==> run a: inputs <==
// alu16bit
module alu16bit (
  input clk,                 
  input reset,               
  input [2:0] operation,     
  input [15:0] operand_A,
  input [15:0] operand_B,
  output reg [31:0] result, 
  output reg carry_flag,
  output reg zero_flag
);
Settings: LEC_CHECK=0, CAP_MARGIN=20, CORE_MARGIN=2, CORE_UTILIZATION=72, CTS_CLUSTER_DIAMETER=235, CTS_CLUSTER_SIZE=44, SLEW_MARGIN=20; clock period 5.62 ns.
run.sh (not shown) runs the stock make flow with config.mk's settings and CLKGATE_MAP_FILE=.
==> run b (differences from run a) <==
Settings changed: CORE_UTILIZATION 72 to 59, CTS_CLUSTER_DIAMETER 235 to unset, CTS_CLUSTER_SIZE 44 to unset.
==> flow/constraint.sdc (replaced) <==
create_clock -name core_clock -period 5.07 [get_ports {clk}]
set_input_delay 1.0140 -clock core_clock [delete_from_list [all_inputs] [get_ports {clk}]]
set_output_delay 1.0140 -clock core_clock [all_outputs]
set_load 0.01 [all_outputs]
==> run c (differences from run a) <==
Settings changed: CTS_CLUSTER_DIAMETER 235 to 342, CTS_CLUSTER_SIZE 44 to unset, HOLD_SLACK_MARGIN set to -0.1, PLACE_DENSITY_LB_ADDON set to 0.01, TNS_END_PERCENT set to 5.
==> flow/constraint.sdc (replaced) <==
create_clock -name core_clock -period 7.98 [get_ports {clk}]
set_input_delay 1.5960 -clock core_clock [delete_from_list [all_inputs] [get_ports {clk}]]
set_output_delay 1.5960 -clock core_clock [all_outputs]
set_load 0.01 [all_outputs]
==> run d (differences from run a) <==
Settings changed: ABC_AREA set to 1, CORE_UTILIZATION 72 to 69, CTS_CLUSTER_DIAMETER 235 to unset, CTS_CLUSTER_SIZE 44 to 100.
==> flow/constraint.sdc (replaced) <==
create_clock -name core_clock -period 7.11 [get_ports {clk}]
set_input_delay 1.4220 -clock core_clock [delete_from_list [all_inputs] [get_ports {clk}]]
set_output_delay 1.4220 -clock core_clock [all_outputs]
set_load 0.01 [all_outputs]
==> GITHUB_STEP_SUMMARY <==
### Yosys + OpenROAD results

| Metric | Value |
|---|---|
| Outcome | stopped before the end |
| Last stage | global routing (5_1_grt) |
| Stop Error | [ERROR GRT-0232] Routing congestion too high. Check the congestion heatmap in the GUI. |
| Top area cell types | fa_1 31%, ha_1 15%, inv_1 8.4% |
| Area share of and/or/nand/nor cells after synthesis | between 10% and 20% |
| AND-OR/OR-AND Cells, Area Fraction | 13.78% |
| Post-placement worst setup slack | -2.479 ns |
| Final RePlAce weighted congestion | between 1 and 1.5 |
| Die width | between 150 and 200 um |
| Mean area per synthesized cell | ~7.9 um^2 |
| Mapped Nets | roughly 2000 |
| Most numerous cell in the Yosys netlist | inv_1 |
| Synth top area share | 31.14% |
| Yosys synthesis chip area | roughly 13000 um^2 |
| Placeable Area | 21020 um^2 |
| Unique cell types | 79 |
| Yosys cell count | 1602 |
| Cell count after placement | between 2000 and 2500 |
| Mux area share | 0.9035% |
Source of the figures above: run b

==> GITHUB_STEP_SUMMARY <==
### Yosys + OpenROAD results

| Metric | Value |
|---|---|
| Cell count after placement | 2503 |
| Placeable Area | 19590 um^2 |
| Mean area per synthesized cell | 6.601 um^2 |
| Yosys synthesis chip area | 13850 um^2 |
| Last stage | global routing (5_1_grt) |
| Top area cell types | fa_1 28%, nand2_1 16%, inv_1 15% |
| AND-OR/OR-AND Cells, Area Fraction | 7.020% |
| Outcome | stopped before the end |
| Post-placement worst setup slack | -0.4552 ns |
| Stop Error | [ERROR GRT-0232] Routing congestion too high. Check the congestion heatmap in the GUI. |
Source of the figures above: run d

==> GITHUB_STEP_SUMMARY <==
### Metrics collected by this job

| Metric | Value |
|---|---|
| Final RePlAce weighted congestion | 1.082 |
| Yosys synthesis chip area | 12600 um^2 |
| Setup ws final | -0.1223 ns |
| CTS tree | built |
| Fail Reasons | setup timing |
| Outcome | finished with violations |
| Top area cell types | fa_1 31%, ha_1 15%, inv_1 8.4% |
| Post-placement worst setup slack | -0.2803 ns |
| Die width | 136.3 um |
| Most numerous cell in the Yosys netlist | inv_1 |
| Mux area share | 0.9035% |
| Cell count after placement | 2000 |
| Antenna diodes | 1 |
| Area share of and/or/nand/nor cells after synthesis | between 10% and 20% |
| Unique cell types | 79 |
| Initial antenna violation count | 3 |
| AND-OR/OR-AND Cells, Area Fraction | 13.78% |
| Final setup violation count | 1 |
Source of the figures above: run c

==> GITHUB_STEP_SUMMARY <==
### Yosys + OpenROAD results

| Metric | Value |
|---|---|
| Outcome | stopped before the end |
| Last stage | clock tree synthesis (4_1_cts) |
| Stop Error | [ERROR DPL-0038] Utilization greater than 100%, impossible to legalize |
| Most numerous cell in the Yosys netlist | inv_1 |
| Final RePlAce weighted congestion | around 1.1 |
| Mean area per synthesized cell | 7.866 um^2 |
| Mapped Nets | 1987 |
| Synth top area share | 31.14% |
| Commonest cells post-synth | 282 x inv_1, 196 x fa_1, 194 x nand2_1, 187 x nor2_1, 152 x ha_1 |
| Post-placement worst setup slack | -2.172 ns |
| Mux area share | less than 1% |
| Top area cell types | fa_1 31%, ha_1 15%, inv_1 8.4% |
| Cell count after placement | 2109 |
| Yosys synthesis chip area | 12600 um^2 |
| Yosys cell count | 1602 |
Source of the figures above: run a


* * *

==> inputs of trial 4 <==
==> flow/design.v <==
module alu16bit (
  input clk,                 
  input reset,               
  input [2:0] operation,     
  input [15:0] operand_A,
  input [15:0] operand_B,
  output reg [31:0] result, 
  output reg carry_flag,
  output reg zero_flag
);
parameter [2:0] ADD  = 3'b000,
                SUB  = 3'b001,
                MUL  = 3'b010,
                AND  = 3'b011,
                OR   = 3'b100,
                NAND = 3'b101,
                NOR  = 3'b110,
                XOR  = 3'b111;
reg [31:0] alu_result;  
reg alu_carry;
reg alu_zero;
always @(*) begin
  alu_result = 32'b0;
  alu_carry  = 1'b0;
  alu_zero   = 1'b0;
  case (operation)
    ADD: begin
      {alu_carry, alu_result} = {1'b0, operand_A} + {1'b0, operand_B};
      alu_zero = (alu_result[15:0] == 16'b0);
    end
    SUB: begin
      {alu_carry, alu_result} = {1'b0, operand_A} - {1'b0, operand_B};
      alu_zero = (alu_result[15:0] == 16'b0);
    end
    MUL: begin
      alu_result = operand_A * operand_B;   
      alu_zero = (alu_result == 32'b0);
    end
    AND: begin
      alu_result = {16'b0, (operand_A & operand_B)};
      alu_zero = (alu_result[15:0] == 16'b0);
    end
    OR: begin
      alu_result = {16'b0, (operand_A | operand_B)};
      alu_zero = (alu_result[15:0] == 16'b0);
    end
    NAND: begin
      alu_result = {16'b0, ~(operand_A & operand_B)};
      alu_zero = (alu_result[15:0] == 16'b0);
    end
    NOR: begin
      alu_result = {16'b0, ~(operand_A | operand_B)};
      alu_zero = (alu_result[15:0] == 16'b0);
    end
    XOR: begin
      alu_result = {16'b0, (operand_A ^ operand_B)};
      alu_zero = (alu_result[15:0] == 16'b0);
    end
    default: begin
      alu_result = 32'b0;
      alu_carry  = 1'b0;
      alu_zero   = 1'b1;
    end
  endcase
end
always @(posedge clk) begin
  if (reset) begin
    result     <= 32'b0;
    carry_flag <= 1'b0;
    zero_flag  <= 1'b0;
  end else begin
    result     <= alu_result;
    carry_flag <= alu_carry;
    zero_flag  <= alu_zero;
  end
end
endmodule
==> flow/run.sh <==
#!/bin/bash
# the make line also repeats each setting of config.mk as NAME=value (left out here)
make -C /OpenROAD-flow-scripts/flow DESIGN_CONFIG=/design/flow/config.mk WORK_HOME=/design/flow/orfs CLKGATE_MAP_FILE= finish
==> flow/config.mk <==
export PLATFORM = sky130hd
export DESIGN_NAME = alu16bit
export DESIGN_NICKNAME = alu16bit
export VERILOG_FILES = /design/flow/design.v
export SDC_FILE = /design/flow/constraint.sdc
export NUM_CORES = 4
export LEC_CHECK = 0
export ABC_AREA = 1
export CAP_MARGIN = 15
export CORE_ASPECT_RATIO = 0.5
export CORE_MARGIN = 2
export CORE_UTILIZATION = 40
export CTS_CLUSTER_DIAMETER = 210
export CTS_CLUSTER_SIZE = 99
export GPL_ROUTABILITY_DRIVEN = 0
export PLACE_DENSITY_LB_ADDON = 0.06
export SETUP_SLACK_MARGIN = -0.32
export SLEW_MARGIN = 20
export TNS_END_PERCENT = 10
==> flow/constraint.sdc <==
create_clock -name core_clock -period 7.2 [get_ports {clk}]
set_input_delay 1.4400 -clock core_clock [delete_from_list [all_inputs] [get_ports {clk}]]
set_output_delay 1.4400 -clock core_clock [all_outputs]
set_load 0.01 [all_outputs]
==> trial 27 (differences from trial 4) <==
==> flow/config.mk (replaced) <==
export PLATFORM = sky130hd
export DESIGN_NAME = alu16bit
export DESIGN_NICKNAME = alu16bit
export VERILOG_FILES = /design/flow/design.v
export SDC_FILE = /design/flow/constraint.sdc
export NUM_CORES = 4
export LEC_CHECK = 0
export CAP_MARGIN = 20
export CORE_MARGIN = 2
export CORE_UTILIZATION = 68
export CTS_CLUSTER_DIAMETER = 51
export MAX_ROUTING_LAYER = met4
export SLEW_MARGIN = 20
==> flow/constraint.sdc (replaced) <==
create_clock -name core_clock -period 7.37 [get_ports {clk}]
set_input_delay 1.4740 -clock core_clock [delete_from_list [all_inputs] [get_ports {clk}]]
set_output_delay 1.4740 -clock core_clock [all_outputs]
set_load 0.01 [all_outputs]
==> results <==
	trial 27	trial 4
Synth Area per Inst	7.866 um2	6.601 um2
HPWL after detailed placement	39.93 mm	41.75 mm
Number of standard cells reported by yosys	1,602	2,098
Std cell rows	49	48
Area of the die	19,640 um2	36,220 um2
Initial Util	69.68%	40.39%
Post-CTS repair timing setup buffer count	15	0
Die span in x	140.1 um	267.2 um
Max-area cell share	31.14%	28.33%
And+or+nand+nor area frac	18.48%	27.06%
Yosys cell types	79	47
Placed Instance Area	15,130 um2	16,290 um2
Area share of xor/xnor cells in the synthesized design	3.683%	1.202%
Total core area	18,090 um2	34,290 um2
Share of synthesized cell area in full adder, half adder and majority cells	46.23%	42.06%
Status	did not finish	no timing/DRC/antenna violations
Failing step	global routing	-
Die Ht	140.1 um	135.6 um
Mux frac, synth	0.9035%	0%
Total instance count after detailed placement	2,064	2,722
Post-synthesis instance area	12,600 um2	13,850 um2
Count leader, synth	inv_1	nand2_1
Number of resized instances in the post-cts repair step	126	0
Synthesized-area fraction occupied by ao, oa, aoi and oai cells	13.78%	7.020%
Floorplan net count	1,987	2,483
Pre-CTS setup slack	-0.8547 ns	-0.2363 ns

* * *

==> exp/nickel <==
RTL: the design.v shown in full above, as it stands there.
make LEC_CHECK=0 CAP_MARGIN=20 CORE_MARGIN=2 CORE_UTILIZATION=66 CTS_CLUSTER_SIZE=56 HOLD_SLACK_MARGIN=-0.09 SETUP_SLACK_MARGIN=-0.49 SLEW_MARGIN=20 finish   # period 6.98 ns
==> inputs of exp/xenon, as changes to exp/nickel <==
--- a/flow/config.mk
+++ b/flow/config.mk
@@ -8,6 +8,7 @@
 export CAP_MARGIN = 20
 export CORE_MARGIN = 2
-export CORE_UTILIZATION = 66
-export CTS_CLUSTER_SIZE = 56
+export CORE_UTILIZATION = 69
+export CTS_CLUSTER_DIAMETER = 49
+export CTS_CLUSTER_SIZE = 21
 export HOLD_SLACK_MARGIN = -0.09
 export SETUP_SLACK_MARGIN = -0.49
==> results.json <==
{
  "outcome": "stopped before the end",
  "dpl_cell_area_um2": 15200,
  "firstError": "[ERROR GRT-0232] Routing congestion too high. Check the congestion heatmap in the GUI.",
  "grt_usage_pct": 69.7,
  "die_w_um": 139,
  "grt_util_met3_pct": 52.9,
  "initCoreUtil_pct": 70.2,
  "stop_stage": "5_1_grt"
}
[end of results for exp/xenon]
==> results.json <==
{
  "fin_ws_ns": -0.781,
  "outcome": "finished with violations",
  "so.violations": "negative setup slack",
  "die_w_um": 142,
  "setup_viol": 20
}
[end of results for exp/nickel]

* * *

==> inputs of 04-15 <==
Starts from the design.v that is shown in full above.
==> flow/config.mk <==
export PLATFORM = sky130hd
export DESIGN_NAME = alu16bit
export DESIGN_NICKNAME = alu16bit
export VERILOG_FILES = /design/flow/design.v
export SDC_FILE = /design/flow/constraint.sdc
export NUM_CORES = 4
export LEC_CHECK = 0
export CAP_MARGIN = 20
export CORE_MARGIN = 2
export CORE_UTILIZATION = 68
export CTS_CLUSTER_DIAMETER = 42
export CTS_CLUSTER_SIZE = 21
export HOLD_SLACK_MARGIN = -0.09
export SETUP_SLACK_MARGIN = -0.49
export SLEW_MARGIN = 20
==> flow/constraint.sdc <==
create_clock -name core_clock -period 6.98 [get_ports {clk}]
set_input_delay 1.3960 -clock core_clock [delete_from_list [all_inputs] [get_ports {clk}]]
set_output_delay 1.3960 -clock core_clock [all_outputs]
set_load 0.01 [all_outputs]
==> 12-17: changes against 04-15 <==
- CORE_UTILIZATION: 68 -> 66
- CTS_CLUSTER_DIAMETER: 42 -> 51
- CTS_CLUSTER_SIZE: 21 -> default
- HOLD_SLACK_MARGIN: -0.09 -> default
- MAX_ROUTING_LAYER: default -> met4
- SETUP_SLACK_MARGIN: -0.49 -> default
==> flow/constraint.sdc (replaced) <==
create_clock -name core_clock -period 7.37 [get_ports {clk}]
set_input_delay 1.4740 -clock core_clock [delete_from_list [all_inputs] [get_ports {clk}]]
set_output_delay 1.4740 -clock core_clock [all_outputs]
set_load 0.01 [all_outputs]
==> 12-14: changes against 04-15 <==
- CORE_UTILIZATION: 68 -> 40
- CTS_CLUSTER_DIAMETER: 42 -> 379
- CTS_CLUSTER_SIZE: 21 -> 100
- HOLD_SLACK_MARGIN: -0.09 -> default
- SETUP_SLACK_MARGIN: -0.49 -> -0.22
==> flow/constraint.sdc (replaced) <==
create_clock -name core_clock -period 7.2 [get_ports {clk}]
set_input_delay 1.4400 -clock core_clock [delete_from_list [all_inputs] [get_ports {clk}]]
set_output_delay 1.4400 -clock core_clock [all_outputs]
set_load 0.01 [all_outputs]
==> comparison table <==
| metric | 12-14 | 04-15 | 12-17 |
|---|---|---|---|
| Transition time at the pin with the least slew margin | 849 ps | 861 ps | 951 ps |
| Worst-path clk slew | 60 ps | 60 ps | 50 ps |
| Multi-input combinational cell area | 0.0110 mm² | 0.0109 mm² | 0.0112 mm² |
| Cell count along the critical path | 24 | 23 | 24 |
| Post-Layout Inst Area | 0.0165 mm² | 0.0157 mm² | 0.0163 mm² |
| Routed WL per cell | 20.6 µm | 24.8 µm | 28.7 µm |
| Fill count | 2949 | 936 | 905 |
| Iteration tally of the first detailed-router pass | 6 | 25 | 14 |
| Total Wirelength | 47200 µm | 51500 µm | 60500 µm |
| Crit path required time | 7410 ps | 7200 ps | 7590 ps |
| Initial DRC Count | 1014 | 2123 | 2903 |
| Portion of the layout cell area used by clock cells | 1.20% | 0.938% | 0.854% |
| Global-route track usage on met2 | 46.8% | 77.9% | 81.5% |
| CORE AREA | 0.0308 mm² | 0.0181 mm² | 0.0187 mm² |
| Sequential share of cell area | 4.11% | 4.32% | 4.18% |
| Result of the run | failed layout checks | failed layout checks | failed layout checks |
| Layout check failures | negative setup slack | negative setup slack | negative setup slack |
| Crit path from | operand_A[9] | operand_A[15] | operand_A[10] |
| Number of rows created at floorplan | 64 | 49 | 50 |
| Global-route total usage across every layer | 28.8% | 48.9% | 53.2% |
| Clock buf count | 6 | 7 | 6 |
| Chip Width | 181 µm | 140 µm | 142 µm |
| Number of cells in the finished layout apart from fillers | 2288 | 2079 | 2107 |
| HPWL reported at the end of detailed placement | 39500 µm | 38100 µm | 38600 µm |

* * *

==> exp/umber <==
// alu16bit: RTL as listed in full above, without the edits since
Settings: LEC_CHECK=0, CAP_MARGIN=20, CORE_MARGIN=2, CORE_UTILIZATION=72, CTS_CLUSTER_DIAMETER=51, HOLD_SLACK_MARGIN=-0.1, MAX_ROUTING_LAYER=met4, PLACE_DENSITY_LB_ADDON=0.01, SETUP_SLACK_MARGIN=2.38, SLEW_MARGIN=20, TNS_END_PERCENT=5; clock period 7.98 ns.
==> inputs of exp/lagoon, as changes to exp/umber <==
--- a/flow/config.mk
+++ b/flow/config.mk
@@ -7,11 +7,8 @@
 export LEC_CHECK = 0
 export CAP_MARGIN = 20
 export CORE_MARGIN = 2
-export CORE_UTILIZATION = 72
+export CORE_UTILIZATION = 66
 export CTS_CLUSTER_DIAMETER = 51
-export HOLD_SLACK_MARGIN = -0.1
 export MAX_ROUTING_LAYER = met4
-export PLACE_DENSITY_LB_ADDON = 0.01
-export SETUP_SLACK_MARGIN = 2.38
 export SLEW_MARGIN = 20
 export TNS_END_PERCENT = 5
==> flow/constraint.sdc (replaced) <==
create_clock -name core_clock -period 7.2 [get_ports {clk}]
set_input_delay 1.4400 -clock core_clock [delete_from_list [all_inputs] [get_ports {clk}]]
set_output_delay 1.4400 -clock core_clock [all_outputs]
set_load 0.01 [all_outputs]
==> inputs of exp/raven, as changes to exp/umber <==
==> flow/config.mk (replaced) <==
export PLATFORM = sky130hd
export DESIGN_NAME = alu16bit
export DESIGN_NICKNAME = alu16bit
export VERILOG_FILES = /design/flow/design.v
export SDC_FILE = /design/flow/constraint.sdc
export NUM_CORES = 4
export LEC_CHECK = 0
export CAP_MARGIN = 20
export CORE_MARGIN = 2
export CORE_UTILIZATION = 72
export CTS_CLUSTER_SIZE = 51
export PLACE_DENSITY_LB_ADDON = 0.0
export SETUP_SLACK_MARGIN = 1.53
export SLEW_MARGIN = 20
export TNS_END_PERCENT = 5
==> flow/constraint.sdc (replaced) <==
create_clock -name core_clock -period 5.43 [get_ports {clk}]
set_input_delay 1.0860 -clock core_clock [delete_from_list [all_inputs] [get_ports {clk}]]
set_output_delay 1.0860 -clock core_clock [all_outputs]
set_load 0.01 [all_outputs]
==> impl_metrics.ini <==
; yosys + openroad results
[place]
dp_slack_ns = -2.56

[status]
error_line = [ERROR DPL-0033] detailed placement checks failed during check placement.
lastStage = 4_1_cts
status = aborted with a tool error

[die]
fp_util_pct = 73.4
die_h_um = 136
(the above is from exp/raven)
==> impl_metrics.ini <==
; synthesis and place-and-route metrics
[critical_path]
path_class = input port to flop

[timing]
setup_ws_ns = -1.29
finalSetupViolations = 20

[die]
die_h_um = 142
fp_util_pct = 67.4

[status]
status = finished with violations
so_faults = setup timing

[place]
dp_slack_ns = -1.08

[cells_and_area]
biggestCellCategory = logic gates
(the above is from exp/lagoon)
==> impl_metrics.ini <==
; yosys + openroad results
[die]
die_h_um = 136
fp_util_pct = 73.4

[clock_network]
clkSinkCount = 34

[status]
lastStage = 5_1_grt
status = aborted with a tool error
error_line = [ERROR GRT-0116] Global routing finished with congestion. Check the congestion regions in the DRC Viewer.

[synth]
netlist_area_um2 = 12600
ys_cells = 1602
synth-edff-count = 0
yosys_area_um2 = 12600
async_flop_share_pct = 0
fp_nets = 1987

[place]
hpwl_um = 38400
(the above is from exp/umber)
